run 1:
// alu16_top
module alu16_top(clk, valA, valB, aluop, sub, lr, cc, result);
==> flow/config.mk <==
export PLATFORM = sky130hd
export DESIGN_NAME = alu16_top
export DESIGN_NICKNAME = alu16_top
export VERILOG_FILES = /design/flow/design.v
export SDC_FILE = /design/flow/constraint.sdc
export NUM_CORES = 4
export LEC_CHECK = 0
export ABC_AREA = 1
export CAP_MARGIN = 10
export CORE_MARGIN = 2
export CORE_UTILIZATION = 72
export CTS_CLUSTER_DIAMETER = 199
export CTS_CLUSTER_SIZE = 97
export PLACE_DENSITY = 0.4
export SETUP_SLACK_MARGIN = 0.11
export SLEW_MARGIN = 20
==> flow/constraint.sdc <==
create_clock -name core_clock -period 3.31 [get_ports {clk}]
set_input_delay 0.6620 -clock core_clock [delete_from_list [all_inputs] [get_ports {clk}]]
set_output_delay 0.6620 -clock core_clock [all_outputs]
set_load 0.01 [all_outputs]
run.sh (not shown) runs the stock make flow with config.mk's settings and CLKGATE_MAP_FILE=.
In the summary table, run 1 is marked failed, with error GRT-0116 raised in global routing.
The following lists how run 2 was set up differently from run 1:
Settings: a deleted CTS_CLUSTER_SIZE that had been 97; a deleted ABC_AREA that had been 1; a change of CAP_MARGIN from 10 to 20; a change of CORE_UTILIZATION from 72 to 40; a deleted SETUP_SLACK_MARGIN that had been 0.11; a deleted PLACE_DENSITY that had been 0.4; a deleted CTS_CLUSTER_DIAMETER that had been 199; a change of the clock period (ns, I/O delays scaled along) from 3.31 to 4.55.
Findings:
- Run 2 did not stop at any stage, and its layout met the timing, DRC and antenna checks.
- Taking run 1 as the reference point, the proportion of synthesized area in mux cells of run 2 rises by 12 points.
- Compare run 1 and run 2 | area of the mapped netlist lower: run 1
- Relative to run 1, the floorplan die width of run 2 is higher by 40%.
- Sort run 1 and run 2 by standard cell core area asc -> top: run 1
- Number of buffers created by CTS: run 1 vs run 2 identical
- Reported for run 1 and run 2, number of enable flip-flop cells turned out identical to the last digit.
For run 3, these inputs were changed with respect to run 2:
Settings: swapping 40 for 61 in CORE_UTILIZATION; swapping 4.55 for 2.27 in the clock period (ns, I/O delays scaled along).
==> results <==
Run 3 did not finish; the tool stopped in global routing with error GRT-0116.
Relative to run 2, site row count has gone down in run 3.
On number of gates resized after cts: run 3 sits above run 2.
Diff run 2 -> run 3 | vertical die dimension | down by more than 10%
Comparing run 2 against run 3, there is no change at all in total cells reported by yosys after synthesis.
Going from run 2 to run 3, total die area went down by 6000 µm²; detailed placement HPWL rose by 9.8%.

* * *

north:
alu16_top again, from the RTL that the note above started with.
Settings: LEC_CHECK=0, CAP_MARGIN=20, CORE_ASPECT_RATIO=1.79, CORE_MARGIN=2, CORE_UTILIZATION=40, CTS_CLUSTER_DIAMETER=395, CTS_CLUSTER_SIZE=98, SETUP_SLACK_MARGIN=-0.44, SLEW_MARGIN=20, TNS_END_PERCENT=20; clock period 4.7 ns.
Changes in middle relative to north:
Settings: TNS_END_PERCENT no longer set, was 20; CTS_CLUSTER_SIZE now 64, was 98; CTS_CLUSTER_DIAMETER no longer set, was 395; CORE_UTILIZATION now 57, was 40; CORE_ASPECT_RATIO no longer set, was 1.79; SETUP_SLACK_MARGIN now -0.3, was -0.44; the clock period (ns, I/O delays scaled along) now 3.41, was 4.7.
==> comparison <==
Summary of middle over north: final design utilization now sits higher; final total power higher; area occupied by registers climbed 16 um^2; final layout net count grew by about 17%. middle finished all stages; however, its layout fails the closing checks, the failures being setup timing.

* * *

Starting RTL as in the previous note.
Settings: LEC_CHECK=0, CAP_MARGIN=5, CORE_MARGIN=2, CORE_UTILIZATION=70, CTS_CLUSTER_DIAMETER=246, CTS_CLUSTER_SIZE=37, HOLD_SLACK_MARGIN=-0.08, PLACE_DENSITY=0.62, SLEW_MARGIN=20; clock period 2.27 ns.
The starting point aborted during detailed placement (3_5_place_dp), error DPL-0038.
Then changed:
- CAP_MARGIN: 5 -> 20
- CORE_UTILIZATION: 70 -> 13
- CTS_CLUSTER_DIAMETER: 246 -> default
- CTS_CLUSTER_SIZE: 37 -> default
- HOLD_SLACK_MARGIN: -0.08 -> default
- PLACE_DENSITY: 0.62 -> default
- clock period: 2.27 -> 5.01 ns (I/O delays scaled with it)
Effect: This time the run finished with timing, DRC and antenna clean; area after synthesis stays the same; die area rises to 5.1 times its value; synthesized cell count does not change.
Then changed:
- ABC_AREA: default -> 1
- CAP_MARGIN: 20 -> 10
- CORE_UTILIZATION: 13 -> 72
- clock period: 5.01 -> 4.29 ns (I/O delays scaled with it)
The new run finished clean.
Cell area came out lower by 19%.
Power came out higher by about 1.6%.
Clock power came out lower by about 3%.
First-iteration DRC count came out higher by 42%.
Hold slack loses 0.094 ns.
No activity file was given, so power comes from the tool's default toggle rates.
